// FAdd
module FAdd(
    input rst,
    input clk,
    input  [31:0]               a,
    input  [31:0]               b,
    output reg [31:0]           c,
    output reg [2:0]           state
);
For scale: about 1500 cells after synthesis, roughly 140 flip-flops, about 100 I/O pins, about 0.013 mm2 of cells after synthesis.
make LEC_CHECK=0 CAP_MARGIN=20 CORE_ASPECT_RATIO=1.03 CORE_MARGIN=3 CORE_UTILIZATION=58 CTS_CLUSTER_DIAMETER=28 GPL_ROUTABILITY_DRIVEN=1 MIN_ROUTING_LAYER=met1 SETUP_SLACK_MARGIN=0.19 SLEW_MARGIN=20 finish   # period 3.3 ns
run.sh (not shown) runs the stock make flow with config.mk's settings and CLKGATE_MAP_FILE=.
The first run ran to the end with violations: setup timing.
==> next run, changes <==
Settings changed: CORE_UTILIZATION 58 to 40, CTS_CLUSTER_DIAMETER 28 to 397, CTS_CLUSTER_SIZE from default to 99, PLACE_DENSITY_LB_ADDON from default to 0.27, SETUP_SLACK_MARGIN 0.19 to -0.3.
Result:
- The new run finished with setup timing left
- count of clock-buffer cells in the layout rises by 4
- synthesized cell count does not change
- via count came out lower by 8.8%
- worst hold slack degrades by 62 ps
- final area shrinks by 3.2%
==> next run, changes <==
Settings changed: CORE_ASPECT_RATIO 1.03 to default, CORE_MARGIN 3 to 2, CTS_CLUSTER_DIAMETER 397 to default, CTS_CLUSTER_SIZE 99 to default, GPL_ROUTABILITY_DRIVEN 1 to default, MIN_ROUTING_LAYER met1 to default, PLACE_DENSITY_LB_ADDON 0.27 to default, SETUP_SLACK_MARGIN -0.3 to default.
Clock period 3.3 ns to 5.36 ns, I/O delays scaled along.
After rerunning: With this change the flow completed with no timing, DRC or antenna violations. Global-route usage is lower by 0.53 points. Register-to-register slack improves by 1200 ps. Wire length shrinks by 6.3%. Clock-buffer cell count drops by 3. Total power falls by 45%. Design area fell by 14%.
==> next run, changes <==
Settings changed: CORE_UTILIZATION 40 to 69, SETUP_SLACK_MARGIN from default to 0.56.
Clock period 5.36 ns to 4.2 ns, I/O delays scaled along.
After rerunning: The changed run finished clean. Clock-buffer cell count goes down by 1. Area after synthesis is unchanged. Routed wire length rose by 4.0%. Die area is lower by 41%. Core utilization came out higher by 37 points. Setup slack degrades by 660 ps. Synthesized cell count stays the same.
==> next run, changes <==
Settings changed: CORE_UTILIZATION 69 to 68, HOLD_SLACK_MARGIN from default to -0.09, SETUP_SLACK_MARGIN 0.56 to default.
Clock period 4.2 ns to 3.66 ns, I/O delays scaled along.
After rerunning: With this change the flow finished but failed the layout checks on setup timing. Worst hold slack degrades by 46 ps. Utilization came out lower by 0.55 points. Die area came out higher slightly. Setup slack degrades by 550 ps. Cell area barely changes. Area after synthesis does not change.

========
FAdd again, from the RTL that the note above started with.
clock: 5.6 ns
lec_check: 0
abc_area: 1
cap_margin: 20
cell_pad_in_sites_global_placement: 2
core_aspect_ratio: 0.84
core_margin: 6
core_utilization: 61
cts_cluster_diameter: 328
cts_cluster_size: 28
gpl_timing_driven: 1
max_routing_layer: met4
min_routing_layer: met2
place_density: 0.46
slew_margin: 10
The starting point ended with an error in global placement without I/O (3_1_place_gp_skip_io) on GPL-0301.
Edit:
Settings changed: ABC_AREA 1 to unset, CELL_PAD_IN_SITES_GLOBAL_PLACEMENT 2 to unset, CORE_ASPECT_RATIO 0.84 to unset, CORE_MARGIN 6 to 2, CORE_UTILIZATION 61 to 40, CTS_CLUSTER_DIAMETER 328 to unset, CTS_CLUSTER_SIZE 28 to unset, GPL_TIMING_DRIVEN 1 to unset, MAX_ROUTING_LAYER met4 to unset, MIN_ROUTING_LAYER met2 to unset, PLACE_DENSITY 0.46 to unset, SLEW_MARGIN 10 to 20.
Clock period 5.6 ns to 10.0 ns, I/O delays scaled along.
With this change the flow went through all stages and came out clean.
Die area rises by 15%.
Synthesized cell count shrinks by 39%.
Synthesized area goes down by 17%.
Edit:
Settings changed: ABC_AREA set to 0, CELL_PAD_IN_SITES_DETAIL_PLACEMENT set to 2, CORE_ASPECT_RATIO set to 0.89, CTS_CLUSTER_DIAMETER set to 190, GPL_TIMING_DRIVEN set to 0, HOLD_SLACK_MARGIN set to 0.3, TNS_END_PERCENT set to 10.
Outcome:
- The changed run completed without violations
- core utilization grows by 1.3 points
- area after synthesis does not change
- combinational power came out higher by a quarter to a third
- first-iteration DRC count grows by well over a third
- cell area rises by a few percent
- sequential power is about the same
- clock skew barely changes
Edit:
Settings changed: ABC_AREA 0 to unset, CELL_PAD_IN_SITES_DETAIL_PLACEMENT 2 to unset, CORE_ASPECT_RATIO 0.89 to unset, CORE_UTILIZATION 40 to 71, CTS_CLUSTER_DIAMETER 190 to 295, CTS_CLUSTER_SIZE set to 99, GPL_TIMING_DRIVEN 0 to unset, HOLD_SLACK_MARGIN 0.3 to unset, TNS_END_PERCENT 10 to unset.
Effect: Synthesized area does not change; clock-buffer cell count went up by 2; routed wire length came out lower by 34%; cell count is lower by 13%; sequential share of layout area went up by 1.1 points; combinational power is lower by 20%; clock power is lower by about 1%; clock skew goes down by 0.0062 ns; cell area came out lower by 3.7%.
Edit:
Settings changed: CELL_PAD_IN_SITES_GLOBAL_PLACEMENT set to 2, CORE_ASPECT_RATIO set to 0.84, CORE_UTILIZATION 71 to 61, CTS_CLUSTER_DIAMETER 295 to 328, CTS_CLUSTER_SIZE 99 to unset, GPL_TIMING_DRIVEN set to 0, SLEW_MARGIN 20 to 10.
Result: This time the run failed in global placement without I/O (3_1_place_gp_skip_io) with GPL-0301; die area rose by about a fifth; synthesized area is unchanged; synthesized cell count does not change.

========
Setup of job 4777:
The RTL this note starts from:
==> flow/design.v <==
module FAdd(
    input rst,
    input clk,
    input  [31:0]               a,
    input  [31:0]               b,
    output reg [31:0]           c,
    output reg [2:0]           state
);
    parameter NAN = 32'b01111111100000000000000000000001;  
    parameter ZERO = 32'b0;  
    wire a_s = a[31];
    wire b_s = b[31];
    wire [7:0] a_e = a[30:23];
    wire [7:0] b_e = b[30:23];
    wire [22:0] a_m = a[22:0];
    wire [22:0] b_m = b[22:0];
    wire a_e_max = a_e == 8'b11111111;
    wire b_e_max = b_e == 8'b11111111;
    wire a_e_min = a_e == 8'b0;
    wire b_e_min = b_e == 8'b0;
    wire a_m_min = a_m == 23'b0;
    wire b_m_min = b_m == 23'b0;
    wire a_inf = a_e_max & a_m_min;
    wire b_inf = b_e_max & b_m_min;
    wire a_nan = a_e_max & ~a_m_min;
    wire b_nan = b_e_max & ~b_m_min;
    wire a_zero = a_e_min & a_m_min;
    wire b_zero = b_e_min & b_m_min;
    wire a_denorm = a_e_min & ~a_m_min;
    wire b_denorm = b_e_min & ~b_m_min;
    wire inverse = (a_s ^ b_s) & (a_e == b_e) & (a_m == b_m);
    wire special_case = a_nan | b_nan | a_inf | b_inf | a_zero | b_zero | inverse;
    wire [31:0] special_output = (a_nan | b_nan) ? NAN :
    a_inf ? ((b_inf & (a_s ^ b_s)) ? NAN : a) :
    b_inf ? b :
    a_zero ? ((b_zero & (a_s ^ b_s) ? ZERO : b)) :
    b_zero ? a :
    inverse ? ZERO : 32'hffffffff;
    reg a_sign;
    reg b_sign;
    reg [26:0] a_add;
    reg [26:0] b_add;
    reg [7:0] a_exp;
    reg [7:0] b_exp;
    parameter READ = 3'd0,
    ALIGN = 3'd1,
    ADD = 3'd2,
    NORM = 3'd3,
    DENORM = 3'd4,
    ROUND = 3'd5,
    PACK = 3'd6,
    OUTPUT = 3'd7;
    reg c_sign;
    reg[27:0] c_add;
    reg[7:0] c_exp;
always @(posedge clk) begin
if (!rst) begin
    state <= READ;
end
else begin
case (state)
READ: begin
    a_sign <= a_s;
    b_sign <= b_s;
    a_add <= {~a_denorm, a_m, 3'b0};
    b_add <= {~b_denorm, b_m, 3'b0};
    a_exp <= a_denorm ? 8'b1 : a_e;
    b_exp <= b_denorm ? 8'b1 : b_e;
    c <= special_output;
    state <= special_case ? OUTPUT : ALIGN;
end
ALIGN: begin
    if (a_exp > b_exp) begin
        b_exp <= b_exp + 1;
        b_add <= b_add >> 1;
        b_add[0] <= b_add[0] | b_add[1];  
    end else if (a_exp < b_exp) begin
        a_exp <= a_exp + 1;
        a_add <= a_add >> 1;
        a_add[0] <= a_add[0] | a_add[1];
    end else begin
        state <= ADD;
    end
end
ADD: begin
    c_exp <= a_exp;
    if (a_sign == b_sign) begin
        c_add <= a_add + b_add;
        c_sign <= a_sign;
    end else if (a_add > b_add) begin
        c_add <= a_add - b_add;
        c_sign <= a_sign;
    end else begin
        c_add <= b_add - a_add;
        c_sign <= b_sign;
    end
    state <= NORM;
end
NORM: begin
    if (c_add[27]) begin  
        c_exp <= c_exp + 1;
        c_add <= c_add >> 1;
        c_add[0] <= c_add[0] | c_add[1];
    end else if (~c_add[26] & c_exp != 8'b0) begin  
        c_exp <= c_exp - 1;
        c_add <= c_add << 1;
    end else begin
        state <= DENORM;
    end
end
DENORM: begin
    if (c_exp == 8'b0) begin  
        c_exp <= c_exp + 1;
        c_add <= c_add >> 1;
        c_add[0] <= c_add[0] | c_add[1];
    end
    state <= ROUND;
end
ROUND: begin
    if (c_add[2] & (c_add[1] | c_add[0] | c_add[3])) begin
        c_add <= c_add + 4'b1000;
    end
    state <= PACK;
end
PACK: begin
    c[31] <= c_sign;
    c[22:0] <= c_add[25:3];
    if (c_exp == 8'b11111111) begin  
        c[30:0] <= {8'b11111111, 23'b0};
    end else if (c_add[27]) begin  
        c[30:23] <= c_exp + 1;
    end else if (~c_add[26]) begin  
        c[30:23] <= c_exp - 1;
    end else begin
        c[30:23] <= c_exp;
    end
    state <= OUTPUT;
end
OUTPUT: begin
end
endcase
end
end
endmodule
clock: 4.56 ns
lec_check: 0
abc_area: 0
cap_margin: 20
cell_pad_in_sites_detail_placement: 0
core_aspect_ratio: 0.89
core_margin: 8
core_utilization: 45
cts_cluster_diameter: 198
gpl_timing_driven: 0
max_routing_layer: met4
setup_slack_margin: 0.59
slew_margin: 20
tns_end_percent: 10
Inputs modified between job 4777 and job 5048:
==> flow/config.mk <==
export PLATFORM = sky130hd
export DESIGN_NAME = FAdd
export DESIGN_NICKNAME = FAdd
export VERILOG_FILES = /design/flow/design.v
export SDC_FILE = /design/flow/constraint.sdc
export NUM_CORES = 4
export LEC_CHECK = 0
export CAP_MARGIN = 20
export CORE_MARGIN = 2
export CORE_UTILIZATION = 55
export SLEW_MARGIN = 20
==> flow/constraint.sdc <==
create_clock -name core_clock -period 7.16 [get_ports {clk}]
set_input_delay 1.4320 -clock core_clock [delete_from_list [all_inputs] [get_ports {clk}]]
set_output_delay 1.4320 -clock core_clock [all_outputs]
set_load 0.01 [all_outputs]
--- outcome ---
Compared with job 4777, job 5048 has extra setup slack. [compare] base=job 4777 new=job 5048: final RePlAce weighted congestion down about 4%, final area down 610 um^2. Delta (job 5048 minus job 4777): sum of met3 wire segment lengths after detailed routing has decreased; minimum setup slack among reg-to-reg paths has increased. Going from job 4777 to job 5048, layout overhead on the synthesized area shrinks by 4.7 points. Non-clock buffer count of job 5048 falls short of that of job 4777 by more than a quarter.
For job 7183, these inputs were changed with respect to job 5048:
diff --git a/flow/config.mk b/flow/config.mk
--- a/flow/config.mk
+++ b/flow/config.mk
@@ -10 +10,3 @@
-export CORE_UTILIZATION = 55
+export CORE_UTILIZATION = 72
+export CTS_CLUSTER_DIAMETER = 377
+export CTS_CLUSTER_SIZE = 100
[summary]
- Compared job 7183 vs job 5048, and well-tap cell count is down in job 7183.
- Delta (job 7183 minus job 5048): critical path depth climbed 3; data-path buffer share of cell area in the final layout climbed 0.17 points.
--- input diff job 7183..job 3712 ---
diff --git a/flow/config.mk b/flow/config.mk
--- a/flow/config.mk
+++ b/flow/config.mk
@@ -10,2 +10,2 @@
-export CORE_UTILIZATION = 72
-export CTS_CLUSTER_DIAMETER = 377
+export CORE_UTILIZATION = 66
+export CTS_CLUSTER_DIAMETER = 384
### Flow results
Job 3712 | stages: all done | timing, DRC, antenna: all pass
On met3 usage in global routing, the lower figure sits with job 3712, not job 7183.
Looking at initial core utilization, job 3712 sits 5.9 points lower than job 7183 does.
Total standard cell area after synthesis came out exactly the same in job 7183 and job 3712.
Job 7183 and job 3712 ended up with roughly the same area overhead of the layout relative to synthesis.
Number of slew-limit violations in the final report: job 7183 vs job 3712 identical
Job 3712 against job 7183: worst setup slack shows an increase of 0.15 ns; tap cell count now larger.
Global routing usage summed across all routing layers, job 7183 and job 3712: lower on job 3712
Comparing job 3712 with job 7183, the cell area came out essentially unchanged.
--- input diff job 3712..job 6044 ---
diff --git a/flow/config.mk b/flow/config.mk
--- a/flow/config.mk
+++ b/flow/config.mk
@@ -10,3 +10 @@
-export CORE_UTILIZATION = 66
-export CTS_CLUSTER_DIAMETER = 384
-export CTS_CLUSTER_SIZE = 100
+export CORE_UTILIZATION = 38
==> flow/constraint.sdc <==
create_clock -name core_clock -period 5.36 [get_ports {clk}]
set_input_delay 1.0720 -clock core_clock [delete_from_list [all_inputs] [get_ports {clk}]]
set_output_delay 1.0720 -clock core_clock [all_outputs]
set_load 0.01 [all_outputs]
[summary]
Compared with job 3712, in job 6044 cell area after placement has increased; power per unit of standard cell area up 91 nW/um^2; final clock period utilization by the worst path grew by 9.0 points; wire length climbed about 6%.
Going from job 3712 to job 6044, routing usage on met3 shrinks by 5.7 points.
Job 6044 ends up with a final standard cell area without fillers that is 2.0% higher than in job 3712.
In the tables for job 6044 and job 3712, total power reads higher with job 6044.
Summary of job 6044 over job 3712: worst hold slack moved down, met2 usage saw a decrease, fraction of power consumed by the clock network +1.2 points.
The inputs of job 500 differ from those of job 6044 as listed below.
diff --git a/flow/config.mk b/flow/config.mk
--- a/flow/config.mk
+++ b/flow/config.mk
@@ -8,0 +9 @@
+export CORE_ASPECT_RATIO = 0.84
@@ -10 +11,2 @@
-export CORE_UTILIZATION = 38
+export CORE_UTILIZATION = 40
+export GPL_TIMING_DRIVEN = 0
==> flow/constraint.sdc <==
create_clock -name core_clock -period 10.0 [get_ports {clk}]
set_input_delay 2.0000 -clock core_clock [delete_from_list [all_inputs] [get_ports {clk}]]
set_output_delay 2.0000 -clock core_clock [all_outputs]
set_load 0.01 [all_outputs]
==> results <==
Via count: job 500 > job 6044. Power: job 6044 and job 500 compared, higher one is job 6044. Going from job 6044 to job 500, data required time at the worst endpoint +4.76 ns, data-path buffer share of cell area in the final layout rose 2.3 points, flip-flop and latch count after synthesis about even, areal power density over the cells shows a reduction of 46%. Job 500 ended with more sum of buffers and inverters on the critical path than job 6044. In job 500 the number of nets in the layout turned out 78 higher than in job 6044. Measured against each other, job 6044 and job 500 differ in wire length, the lower figure coming from job 6044.

========
## the previous run
RTL: the design.v shown in full above, as it stands there.
clock: 4.16 ns
lec_check: 0
cap_margin: 20
core_margin: 2
core_utilization: 72
cts_cluster_size: 14
setup_slack_margin: -0.4
slew_margin: 20
The previous run ran in full, but the layout does not pass; the checks complain about setup timing.
Modified inputs, the current run compared to the previous run
Settings: CTS_CLUSTER_SIZE: 14 -> unset; SETUP_SLACK_MARGIN: -0.4 -> unset; ABC_AREA: unset -> 1; CORE_UTILIZATION: 72 -> 71; the clock period (ns, I/O delays scaled along): 4.16 -> 2.18.
[summary]
clock tree synthesis (4_1_cts): the current run exited with error. What the previous run reported for synthesized area per cell has to be multiplied by 0.74 to get the figure for the current run. The current run gives less share of the yosys chip area belonging to registers than the previous run did. Delta (the current run minus the previous run): xor-xnor portion of the synthesized cell area now sits lower, number of placed instances with taps included now sits higher. Summary of the current run over the previous run: area share of and-or/or-and cells after synthesis went down 13 points; initial standard-cell utilization of the core went down 1.0 points. Going from the previous run to the current run, die height moved up; number of instances in the synthesized netlist moved up; synthesized area moved up. Compared with the previous run, the current run shows a higher chip area line of the yosys report.
No activity file was given, so power comes from the tool's default toggle rates.
